==> v12: inputs <==
==> flow/design.v (excerpt) <==
module median
#(
    parameter MEM_DATA_WIDTH = 32,
    parameter LUT_ADDR_WIDTH = 10,  
    parameter MEM_ADDR_WIDTH = 10,  
    parameter PIXEL_DATA_WIDTH = 8,
    parameter IMG_WIDTH  = 320,
    parameter IMG_HEIGHT = 320
)(
    input clk,  
    input rst_n,  
    input [31:0] word0,
    input [31:0] word1,
    input [31:0] word2,
    output [PIXEL_DATA_WIDTH-1:0] pixel1,
    output [PIXEL_DATA_WIDTH-1:0] pixel2,
    output [PIXEL_DATA_WIDTH-1:0] pixel3,
    output [PIXEL_DATA_WIDTH-1:0] pixel4,
    output [LUT_ADDR_WIDTH-1:0] raddr_a,
    output [LUT_ADDR_WIDTH-1:0] raddr_b,
    output [LUT_ADDR_WIDTH-1:0] raddr_c,
    output [MEM_ADDR_WIDTH-1:0] waddr
);
Settings: LEC_CHECK=0, ABC_AREA=0, CAP_MARGIN=0, CELL_PAD_IN_SITES_GLOBAL_PLACEMENT=3, CORE_ASPECT_RATIO=1.76, CORE_MARGIN=6, CORE_UTILIZATION=45, CTS_CLUSTER_DIAMETER=89, CTS_CLUSTER_SIZE=72, GPL_ROUTABILITY_DRIVEN=1, GPL_TIMING_DRIVEN=0, MAX_ROUTING_LAYER=met5, MIN_ROUTING_LAYER=met2, PLACE_DENSITY=0.39, SLEW_MARGIN=15; clock period 46.9 ns.
run.sh (not shown) runs the stock make flow with config.mk's settings and CLKGATE_MAP_FILE=.
==> inputs of v32, as changes to v12 <==
- ABC_AREA: 0 -> 1
- CAP_MARGIN: 0 -> 20
- CELL_PAD_IN_SITES_GLOBAL_PLACEMENT: 3 -> not set
- CORE_ASPECT_RATIO: 1.76 -> not set
- CORE_MARGIN: 6 -> 2
- CORE_UTILIZATION: 45 -> 59
- CTS_CLUSTER_DIAMETER: 89 -> 347
- CTS_CLUSTER_SIZE: 72 -> 95
- GPL_ROUTABILITY_DRIVEN: 1 -> not set
- GPL_TIMING_DRIVEN: 0 -> not set
- MAX_ROUTING_LAYER: met5 -> not set
- MIN_ROUTING_LAYER: met2 -> not set
- PLACE_DENSITY: 0.39 -> not set
- SLEW_MARGIN: 15 -> 20
==> flow/constraint.sdc (replaced) <==
create_clock -name core_clock -period 16.3 [get_ports {clk}]
set_input_delay 3.2600 -clock core_clock [delete_from_list [all_inputs] [get_ports {clk}]]
set_output_delay 3.2600 -clock core_clock [all_outputs]
set_load 0.01 [all_outputs]
==> comparison table <==
	v12	v32
Die Y-Extent	314.2 um	198.4 um
Core Density at Floorplan	45.61%	59.60%
Summed instance area of the synthesized netlist	0.02335 mm^2	0.02229 mm^2
Outcome	did not finish	failed layout checks
Last stage reached	3_3_place_gp	-
Reasons for failing layout checks	-	negative setup slack
Row Count	110	71
Post-synthesis net count	3620	4084
Area of the core	0.05120 mm^2	0.03740 mm^2
Cell count in the Yosys report	3090	3554
Post-Synth Adder-Cell Area	23.42%	24.35%
Fraction of the mapped netlist area in simple logic gates	17.79%	30.02%
Gate count after technology mapping	3090	3554
Synthesized chip area reported by yosys	0.02335 mm^2	0.02229 mm^2
Share of synthesized cell area in and-or and or-and compound cells	26.54%	19.48%
Chip footprint	0.05772 mm^2	0.03935 mm^2
Multiplexer share	9.409%	0%
XOR/XNOR Area Share	2.813%	1.690%
Unique cell type count in the Yosys netlist	99	59

========
==> run P: inputs <==
Starting RTL as in the previous note.
Settings: LEC_CHECK=0, CAP_MARGIN=40, CORE_MARGIN=2, CORE_UTILIZATION=72, CTS_CLUSTER_DIAMETER=48, CTS_CLUSTER_SIZE=40, PLACE_DENSITY=0.67, SETUP_SLACK_MARGIN=-0.42, SLEW_MARGIN=20; clock period 17.4 ns.
==> run H (differences from run P) <==
Settings changed: CAP_MARGIN 40 to 20, CTS_CLUSTER_DIAMETER 48 to 95, CTS_CLUSTER_SIZE 40 to 14, PLACE_DENSITY 0.67 to 0.66, SETUP_SLACK_MARGIN -0.42 to 3.27.
==> flow/constraint.sdc (replaced) <==
create_clock -name core_clock -period 23.7 [get_ports {clk}]
set_input_delay 4.7400 -clock core_clock [delete_from_list [all_inputs] [get_ports {clk}]]
set_output_delay 4.7400 -clock core_clock [all_outputs]
set_load 0.01 [all_outputs]
==> comparison table <==
item	run H	run P
Area leader share	0.2299	0.2299
Die width	184.1 um	184.1 um
Area inside the core boundary	31720 um^2	31720 um^2
Post-synthesis share of cell area spent on full adders, half adders and majority gates	0.2342	0.2342
Area fraction in compound gates after synthesis	0.2654	0.2654
Top flip-flop cell by instance count after synthesis	sky130_fd_sc_hd__dfrtp_1	sky130_fd_sc_hd__dfrtp_1
Mux cell area share after synthesis	0.09409	0.09409
Outcome	stopped before the end	stopped before the end
Stage where the flow stopped	global routing	detailed placement
Synthesized instance count	3090	3090
Cell with the most instances after synthesis	sky130_fd_sc_hd__ha_1	sky130_fd_sc_hd__ha_1
Number of standard cells reported by yosys	3090	3090
Count of library flops with an enable pin	0	0
Fp_density	0.7362	0.7362
Ports	170	170
Synth Warn #	5	5
Gp weighted congestion	1.100	1.109
Site row count	65	65
Flip-flop and latch count after synthesis	125	125
Number of nets produced by synthesis	3620	3620
Total cell area reported by yosys after synthesis	23350 um^2	23350 um^2
Height of the die	184.1 um	184.1 um
Yosys top cell by area	sky130_fd_sc_hd__ha_1	sky130_fd_sc_hd__ha_1
